Design alu16, start of the top module:
module alu16(clk, rst, a, b, ctrl, res, R15);
	input clk, rst;
	input [15:0] a, b;
	input [3:0] ctrl;
	output reg [15:0] res;
	output reg [15:0] R15;
	wire [15:0] alu_res, alu_R15;
	wire res_we, R15_we;
	ALU u_alu(.a(a), .b(b), .ctrl(ctrl), .res(alu_res), .R15(alu_R15), .res_we(res_we), .R15_we(R15_we));
	always @(posedge clk, negedge rst) begin
		if (~rst) begin
			res <= 16'h0000;
			R15 <= 16'h0000;
		end
		else begin
			if (res_we)
				res <= alu_res;
			if (R15_we)
				R15 <= alu_R15;
		end
	end
endmodule
Size: about 3,400 cells after synthesis, ~22,000 um2 of cells after synthesis.
clock: 31.6 ns
lec_check: 0
abc_area: 1
cap_margin: 20
cell_pad_in_sites_detail_placement: 0
cell_pad_in_sites_global_placement: 3
core_aspect_ratio: 0.5
core_margin: 3
core_utilization: 40
cts_cluster_diameter: 359
cts_cluster_size: 99
gpl_routability_driven: 0
gpl_timing_driven: 0
hold_slack_margin: -0.08
max_routing_layer: met4
min_routing_layer: met1
place_density_lb_addon: 0.29
setup_slack_margin: -2.0
slew_margin: 20
tns_end_percent: 5
run.sh (not shown) runs the stock make flow with config.mk's settings and CLKGATE_MAP_FILE=.
The baseline did not get past 3_3_place_gp.
Then changed:
ABC_AREA = default   (was 1)
CELL_PAD_IN_SITES_GLOBAL_PLACEMENT = 1   (was 3)
CORE_ASPECT_RATIO = default   (was 0.5)
CORE_MARGIN = 2   (was 3)
CORE_UTILIZATION = 55   (was 40)
CTS_CLUSTER_SIZE = default   (was 99)
GPL_TIMING_DRIVEN = default   (was 0)
HOLD_SLACK_MARGIN = default   (was -0.08)
PLACE_DENSITY = 0.76   (was default)
PLACE_DENSITY_LB_ADDON = default   (was 0.29)
SETUP_SLACK_MARGIN = 3.44   (was -2.0)
TNS_END_PERCENT = 50   (was 5)
clock period = 12.5 ns   (was 31.6 ns; I/O delays follow)
The new run produced a layout that fails on negative setup slack.
Die size drops by about 30%.
Area after synthesis is about the same.
Synthesized cell count drops by 15%.

* * *

alu16 again, from the RTL that the note above started with.
export LEC_CHECK = 0
export CAP_MARGIN = 0
export CORE_MARGIN = 2
export CORE_UTILIZATION = 64
export CTS_CLUSTER_DIAMETER = 81
export CTS_CLUSTER_SIZE = 29
export PLACE_DENSITY = 0.92
export SETUP_SLACK_MARGIN = 1.0
export SLEW_MARGIN = 20
create_clock -name core_clock -period 12.6 [get_ports {clk}]
The baseline never finished: it broke off in 5_1_grt, error GRT-0116.
==> next run, changes <==
--- a/flow/config.mk
+++ b/flow/config.mk
@@ -8 +8 @@
-export CAP_MARGIN = 0
+export CAP_MARGIN = 20
@@ -10,4 +10 @@
-export CORE_UTILIZATION = 64
-export CTS_CLUSTER_DIAMETER = 81
-export CTS_CLUSTER_SIZE = 29
-export PLACE_DENSITY = 0.92
+export CORE_UTILIZATION = 40
==> flow/constraint.sdc (replaced) <==
create_clock -name core_clock -period 40.0 [get_ports {clk}]
set_input_delay 8.0000 -clock core_clock [delete_from_list [all_inputs] [get_ports {clk}]]
set_output_delay 8.0000 -clock core_clock [all_outputs]
set_load 0.01 [all_outputs]
What happened: The changed run completed with no timing, DRC or antenna violations. Die area rose by 59%. Synthesized cell count is unchanged. Area after synthesis stays the same.
==> next run, changes <==
--- a/flow/config.mk
+++ b/flow/config.mk
@@ -7,0 +8 @@
+export ABC_AREA = 0
@@ -9,3 +10,5 @@
-export CORE_MARGIN = 2
-export CORE_UTILIZATION = 40
-export SETUP_SLACK_MARGIN = 1.0
+export CORE_MARGIN = 9
+export CORE_UTILIZATION = 34
+export CTS_CLUSTER_DIAMETER = 304
+export CTS_CLUSTER_SIZE = 93
+export PLACE_DENSITY = 0.91
@@ -12,0 +16 @@
+export TNS_END_PERCENT = 15
Cell count went up by 2.2%. Via count went up by 0.97%. Core utilization went down by 8.4 points. Count of clock-buffer cells in the layout stays the same. Non-clock buffer count went down by 21.
==> next run, changes <==
--- a/flow/config.mk
+++ b/flow/config.mk
@@ -8 +8 @@
-export ABC_AREA = 0
+export ABC_AREA = 1
@@ -11 +11 @@
-export CORE_UTILIZATION = 34
+export CORE_UTILIZATION = 58
@@ -14 +13,0 @@
-export PLACE_DENSITY = 0.91
After rerunning: The changed run finished with timing, DRC and antenna clean. Worst setup slack improves by 1700 ps. Die area is lower by 39%. Routed wire length came out lower by 10%. Global-route usage went up by 11 points. Critical path depth goes up by 54.

* * *

run 1:
Starting RTL as in the previous note.
clock: 12.6 ns
lec_check: 0
cap_margin: 0
core_margin: 2
core_utilization: 64
cts_cluster_diameter: 81
cts_cluster_size: 29
hold_slack_margin: 0.29
setup_slack_margin: 1.0
slew_margin: 20
FAIL run 1 @ global routing (5_1_grt): tool exited with error
Relative to run 1, the following input files were edited for run 2:
==> flow/config.mk <==
export PLATFORM = sky130hd
export DESIGN_NAME = alu16
export DESIGN_NICKNAME = alu16
export VERILOG_FILES = /design/flow/design.v
export SDC_FILE = /design/flow/constraint.sdc
export NUM_CORES = 4
export LEC_CHECK = 0
export CAP_MARGIN = 20
export CORE_MARGIN = 2
export CORE_UTILIZATION = 25
export SETUP_SLACK_MARGIN = 1.0
export SLEW_MARGIN = 20
==> flow/constraint.sdc <==
create_clock -name core_clock -period 47.8 [get_ports {clk}]
set_input_delay 9.5600 -clock core_clock [delete_from_list [all_inputs] [get_ports {clk}]]
set_output_delay 9.5600 -clock core_clock [all_outputs]
set_load 0.01 [all_outputs]
Findings:
- From run 2 to run 1, total of flip-flops plus latches after synthesis did not move at all.
- Run 2 closes out successfully: all stages finished, all timing, DRC and antenna checks passed.
- Cmp run 2 and run 1 / area of the core / lower: run 1
- Delta (run 2 minus run 1): row count rose 41; placement-stage cell area fell 0.0049 mm²; die area rose 150%; initial core utilization fell 40 points.
- Reported for run 2 and run 1, chip area in the Yosys report turned out identical to the last digit.
- Run 2 vs run 1 — number of buffers inserted to repair setup after CTS dropped 126.
- Post-cts repair resize count: higher on run 1
- Relative to run 1, placer congestion estimate has gone down in run 2.
The following lists how run 3 was set up differently from run 2:
--- a/flow/config.mk
+++ b/flow/config.mk
@@ -8,5 +8,7 @@
 export CAP_MARGIN = 20
 export CORE_MARGIN = 2
-export CORE_UTILIZATION = 25
-export SETUP_SLACK_MARGIN = 1.0
+export CORE_UTILIZATION = 69
+export CTS_CLUSTER_DIAMETER = 219
+export CTS_CLUSTER_SIZE = 15
+export SETUP_SLACK_MARGIN = 5.0
 export SLEW_MARGIN = 20
==> flow/constraint.sdc <==
create_clock -name core_clock -period 40.0 [get_ports {clk}]
set_input_delay 8.0000 -clock core_clock [delete_from_list [all_inputs] [get_ports {clk}]]
set_output_delay 8.0000 -clock core_clock [all_outputs]
set_load 0.01 [all_outputs]
==> comparison <==
- Run 3 did not make it past global routing (5_1_grt), where a tool error ended it.
- Cell count after placement (run 3 vs. run 2) decreases by more than 10%
- Synthesized cell count: run 2 vs run 3 identical
- Going from run 2 to run 3, routability congestion estimate now larger; placed instance area barely changed; die height lost about 40%.
- On floorplan row count, the lower figure sits with run 3, not run 2.
- Comparing run 2 against run 3, there is no change at all in fraction of registers with async set/reset.
- Compared with run 2, run 3 shows a overall die area that is 0.058 mm² lower.
--- input diff run 3..run 4 ---
--- a/flow/config.mk
+++ b/flow/config.mk
@@ -8,7 +8,6 @@
 export CAP_MARGIN = 20
 export CORE_MARGIN = 2
-export CORE_UTILIZATION = 69
-export CTS_CLUSTER_DIAMETER = 219
-export CTS_CLUSTER_SIZE = 15
-export SETUP_SLACK_MARGIN = 5.0
+export CORE_UTILIZATION = 57
+export GPL_TIMING_DRIVEN = 0
+export SETUP_SLACK_MARGIN = 1.0
 export SLEW_MARGIN = 20
[summary]
Every stage of the flow completed for run 4, and the final layout passed the timing, design-rule and antenna checks.
Run 4 ended with less port buffer count than run 3.
Going from run 3 to run 4, width of the die +about 10%; HPWL after detailed placement moved up; starting density of the core dropped 12 points; total die size rose 21%; post-CTS repair timing setup buffer count decreased 136.
Between run 4 and run 3, overall die height is higher for run 4, run 3 comes in under that.
Inputs modified between run 4 and run 5:
--- a/flow/config.mk
+++ b/flow/config.mk
@@ -6,8 +6,9 @@
 export NUM_CORES = 4
 export LEC_CHECK = 0
+export ABC_AREA = 1
 export CAP_MARGIN = 20
 export CORE_MARGIN = 2
 export CORE_UTILIZATION = 57
-export GPL_TIMING_DRIVEN = 0
-export SETUP_SLACK_MARGIN = 1.0
+export GPL_TIMING_DRIVEN = 1
+export SETUP_SLACK_MARGIN = 0.99
 export SLEW_MARGIN = 20
Findings:
Run 5 finished end to end and its layout was clean on timing, DRC and antenna.
Global-route usage: run 5 and run 4 compared, lower one is run 5
Buffers inserted during post-CTS setup optimization, run 5 and run 4: lower on run 5
Re met2 capacity usage during global routing: run 4 was higher than run 5.
Status: area of the die parity (run 5, run 4)
Relative to run 4, the net total in the final layout measured on run 5 has increased by a little under 10%.
Highest cell delay on the worst timing path: run 5 and run 4 compared, lower one is run 4
Run 5: combinational power share 2.1 points below run 4
Compared with run 4, run 5 shows switching part of the total power higher by 2.7 points.
Run 5: time the final worst path needs with I/O delays and setup 1890 ps below run 4
The clock-cell share of area of run 5 and that of run 4 are within noise of each other.
### run 5 -> run 6
--- a/flow/config.mk
+++ b/flow/config.mk
@@ -7,8 +7,10 @@
 export LEC_CHECK = 0
 export ABC_AREA = 1
-export CAP_MARGIN = 20
+export CAP_MARGIN = 0
 export CORE_MARGIN = 2
-export CORE_UTILIZATION = 57
-export GPL_TIMING_DRIVEN = 1
-export SETUP_SLACK_MARGIN = 0.99
+export CORE_UTILIZATION = 69
+export CTS_CLUSTER_DIAMETER = 350
+export CTS_CLUSTER_SIZE = 15
+export SETUP_SLACK_MARGIN = 5.0
 export SLEW_MARGIN = 20
+export TNS_END_PERCENT = 5
### Flow results
FAIL run 6 @ global routing (5_1_grt): tool exited with error. Relative to run 5, total instance count after detailed placement decreased by 77 in run 6. NOTE: placed standard-cell area in run 6 falls short of that of run 5. Against run 5, run 6 reports a vertical die dimension that is lower. Changes observed in run 6 relative to run 5: sum of net half-perimeters after detailed placement closely matched the old numbers; quantity of I/O buffers inserted on ports closely matched the old numbers; synthesized area closely matched the old numbers.

* * *

Setup of run A:
alu16 again, from the RTL that the note above started with.
clock: 38.7 ns
lec_check: 0
cap_margin: 20
core_margin: 2
core_utilization: 40
setup_slack_margin: 1.0
slew_margin: 20
The flow did not stop early for run A: all stages ran, and the layout cleared the timing, design-rule and antenna checks.
Here is what was changed in the inputs of run B compared with run A.
- an added CTS_CLUSTER_SIZE of 98
- an added CTS_CLUSTER_DIAMETER of 163
- a change of CORE_UTILIZATION from 40 to 65
- an added ABC_AREA of 1
- a change of the clock period (ns, I/O delays scaled along) from 38.7 to 47.8
==> comparison <==
- Result: PASS for each of run B and run A
- Per the comparison of run B with run A, combinational power went down by 48%, clock power saw a decrease, post-synthesis net count saw an increase.
--- input diff run B..run C ---
- clearing CTS_CLUSTER_SIZE, which used to be 98
- clearing ABC_AREA, which used to be 1
- swapping 1.0 for 5.0 in SETUP_SLACK_MARGIN
- clearing CTS_CLUSTER_DIAMETER, which used to be 163
- swapping 47.8 for 40.0 in the clock period (ns, I/O delays scaled along)
### Flow results
- Run C completed every stage of the flow, and the final layout passed the timing, design-rule and antenna checks.
- Compared to run B, the routing of run C uses more wire.
- Comparing run B and run C, flop share of the area is lower on run C.
- Compared with run B, run C ends up with a larger final cell area.
- Between run B and run C, the chip area estimate from yosys synthesis figures differ only marginally.
- In terms of die area, run B and run C differ only marginally.
- Compare run B and run C | area overhead of the layout relative to synthesis lower: run B
For run D, these inputs were changed with respect to run C:
- CORE_UTILIZATION: 65 -> 71
- PLACE_DENSITY_LB_ADDON: unset -> 0.27
- CTS_CLUSTER_DIAMETER: unset -> 28
- CTS_CLUSTER_SIZE: unset -> 15
[summary]
Seen in the log of run D: GRT-0232 during global routing (5_1_grt), after which the run never completed.
Lower count of standard-cell rows goes to run D over run C.
Going from run C to run D, the minimum setup slack after placement was found to have gone down by 0.12 ns.
Between run D and run C, total cell area at the placement stage is higher for run C, run D comes in under that.
Run D vs run C: detailed placer's ending HPWL down by a few percent
There was hardly any difference in proportion of synthesized area in mux cells between run C and run D.
Area of the placeable core: run D and run C compared, higher one is run C
On run D: number of placed instances with taps included is 75 lower than what run C gave.
Summary: with run C as the reference, routability congestion estimate from global placement in run D moved up slightly.
From run C to run D, number of sinks driven by the clock tree did not move at all.

* * *

Starting RTL as in the previous note.
Settings: LEC_CHECK=0, CAP_MARGIN=20, CELL_PAD_IN_SITES_DETAIL_PLACEMENT=0, CELL_PAD_IN_SITES_GLOBAL_PLACEMENT=3, CORE_MARGIN=3, CORE_UTILIZATION=35, CTS_CLUSTER_DIAMETER=359, CTS_CLUSTER_SIZE=43, GPL_ROUTABILITY_DRIVEN=0, GPL_TIMING_DRIVEN=0, MAX_ROUTING_LAYER=met4, MIN_ROUTING_LAYER=met1, PLACE_DENSITY=0.76, SETUP_SLACK_MARGIN=5.0, SLEW_MARGIN=20, TNS_END_PERCENT=50; clock period 31.6 ns.
The baseline ran to the end with violations: negative setup slack.
==> next run, changes <==
==> flow/config.mk (replaced) <==
export PLATFORM = sky130hd
export DESIGN_NAME = alu16
export DESIGN_NICKNAME = alu16
export VERILOG_FILES = /design/flow/design.v
export SDC_FILE = /design/flow/constraint.sdc
export NUM_CORES = 4
export LEC_CHECK = 0
export CAP_MARGIN = 20
export CELL_PAD_IN_SITES_DETAIL_PLACEMENT = 0
export CELL_PAD_IN_SITES_GLOBAL_PLACEMENT = 1
export CORE_ASPECT_RATIO = 0.66
export CORE_MARGIN = 4
export CORE_UTILIZATION = 31
export CTS_CLUSTER_DIAMETER = 359
export CTS_CLUSTER_SIZE = 36
export GPL_ROUTABILITY_DRIVEN = 0
export GPL_TIMING_DRIVEN = 0
export MAX_ROUTING_LAYER = met4
export MIN_ROUTING_LAYER = met2
export PLACE_DENSITY = 0.76
export SETUP_SLACK_MARGIN = 5.0
export SLEW_MARGIN = 15
export TNS_END_PERCENT = 15
==> flow/constraint.sdc (replaced) <==
create_clock -name core_clock -period 53.5 [get_ports {clk}]
set_input_delay 10.7000 -clock core_clock [delete_from_list [all_inputs] [get_ports {clk}]]
set_output_delay 10.7000 -clock core_clock [all_outputs]
set_load 0.01 [all_outputs]
After rerunning: With this change the flow stopped in global routing; synthesized cell count stays the same; area after synthesis is unchanged; die size rose by 14%.
==> next run, changes <==
==> flow/config.mk (replaced) <==
export PLATFORM = sky130hd
export DESIGN_NAME = alu16
export DESIGN_NICKNAME = alu16
export VERILOG_FILES = /design/flow/design.v
export SDC_FILE = /design/flow/constraint.sdc
export NUM_CORES = 4
export LEC_CHECK = 0
export CAP_MARGIN = 20
export CELL_PAD_IN_SITES_DETAIL_PLACEMENT = 0
export CELL_PAD_IN_SITES_GLOBAL_PLACEMENT = 1
export CORE_MARGIN = 2
export CORE_UTILIZATION = 55
export CTS_CLUSTER_DIAMETER = 359
export GPL_ROUTABILITY_DRIVEN = 0
export MAX_ROUTING_LAYER = met4
export MIN_ROUTING_LAYER = met1
export PLACE_DENSITY = 0.76
export SETUP_SLACK_MARGIN = -0.95
export SLEW_MARGIN = 20
export TNS_END_PERCENT = 50
==> flow/constraint.sdc (replaced) <==
create_clock -name core_clock -period 12.5 [get_ports {clk}]
set_input_delay 2.5000 -clock core_clock [delete_from_list [all_inputs] [get_ports {clk}]]
set_output_delay 2.5000 -clock core_clock [all_outputs]
set_load 0.01 [all_outputs]
After rerunning:
- Now the flow ran to the end with violations: negative setup slack
- synthesized area stays the same
- die area fell by well over a third
- synthesized cell count stays the same

* * *

== exp/zinc ==
Starting RTL as in the previous note.
Settings: LEC_CHECK=0, ABC_AREA=1, CAP_MARGIN=20, CORE_MARGIN=2, CORE_UTILIZATION=72, CTS_CLUSTER_DIAMETER=371, CTS_CLUSTER_SIZE=97, HOLD_SLACK_MARGIN=-0.09, PLACE_DENSITY=0.86, SETUP_SLACK_MARGIN=1.0, SLEW_MARGIN=20, TNS_END_PERCENT=5; clock period 20.8 ns.
exp/zinc is listed as incomplete: the tool reported an error in clock tree synthesis (4_1_cts) and the run ended there.
For exp/quartz, these inputs were changed with respect to exp/zinc:
# exp/zinc
export LEC_CHECK = 0
export ABC_AREA = 1
export CAP_MARGIN = 20
export CORE_MARGIN = 2
export CORE_UTILIZATION = 72
export CTS_CLUSTER_DIAMETER = 371
export CTS_CLUSTER_SIZE = 97
export HOLD_SLACK_MARGIN = -0.09
export PLACE_DENSITY = 0.86
export SETUP_SLACK_MARGIN = 1.0
export SLEW_MARGIN = 20
export TNS_END_PERCENT = 5
create_clock -name core_clock -period 20.8 [get_ports {clk}]
# exp/quartz
export LEC_CHECK = 0
export ABC_AREA = 1
export CAP_MARGIN = 20
export CORE_MARGIN = 2
export CORE_UTILIZATION = 58
export CTS_CLUSTER_DIAMETER = 24
export SETUP_SLACK_MARGIN = 5.0
export SLEW_MARGIN = 20
export TNS_END_PERCENT = 5
create_clock -name core_clock -period 21.5 [get_ports {clk}]
## What came out
| exp/quartz | all stages done | FAIL | negative setup slack |. exp/quartz vs. exp/zinc: fraction of the mapped netlist area in compound gates about even, net count entering floorplan about even, weighted congestion at the end of routability-driven global placement fell 0.043, sequential-to-total area share from yosys stat about even, post-placement cell count rose about 4%. Synthesized cell count came out exactly the same in exp/quartz and exp/zinc.
--- input diff exp/quartz..exp/maple ---
# exp/quartz
export LEC_CHECK = 0
export ABC_AREA = 1
export CAP_MARGIN = 20
export CORE_MARGIN = 2
export CORE_UTILIZATION = 58
export CTS_CLUSTER_DIAMETER = 24
export SETUP_SLACK_MARGIN = 5.0
export SLEW_MARGIN = 20
export TNS_END_PERCENT = 5
create_clock -name core_clock -period 21.5 [get_ports {clk}]
# exp/maple
export LEC_CHECK = 0
export CAP_MARGIN = 20
export CORE_MARGIN = 2
export CORE_UTILIZATION = 65
export CTS_CLUSTER_DIAMETER = 24
export SETUP_SLACK_MARGIN = 5.0
export SLEW_MARGIN = 20
export TNS_END_PERCENT = 5
create_clock -name core_clock -period 40.0 [get_ports {clk}]
Notes after the runs:
- Every stage of the flow completed for exp/maple, and the final layout passed the timing, design-rule and antenna checks.
- Critical path launch point: a[7] -> exp/quartz, b[6] -> exp/maple
- Compared with exp/quartz, in exp/maple post-synthesis cell count fell about 15%; worst setup slack rose 12,030 ps; area growth from synthesis to final layout fell 23 points.
Power is estimated from default activity; no workload was simulated.
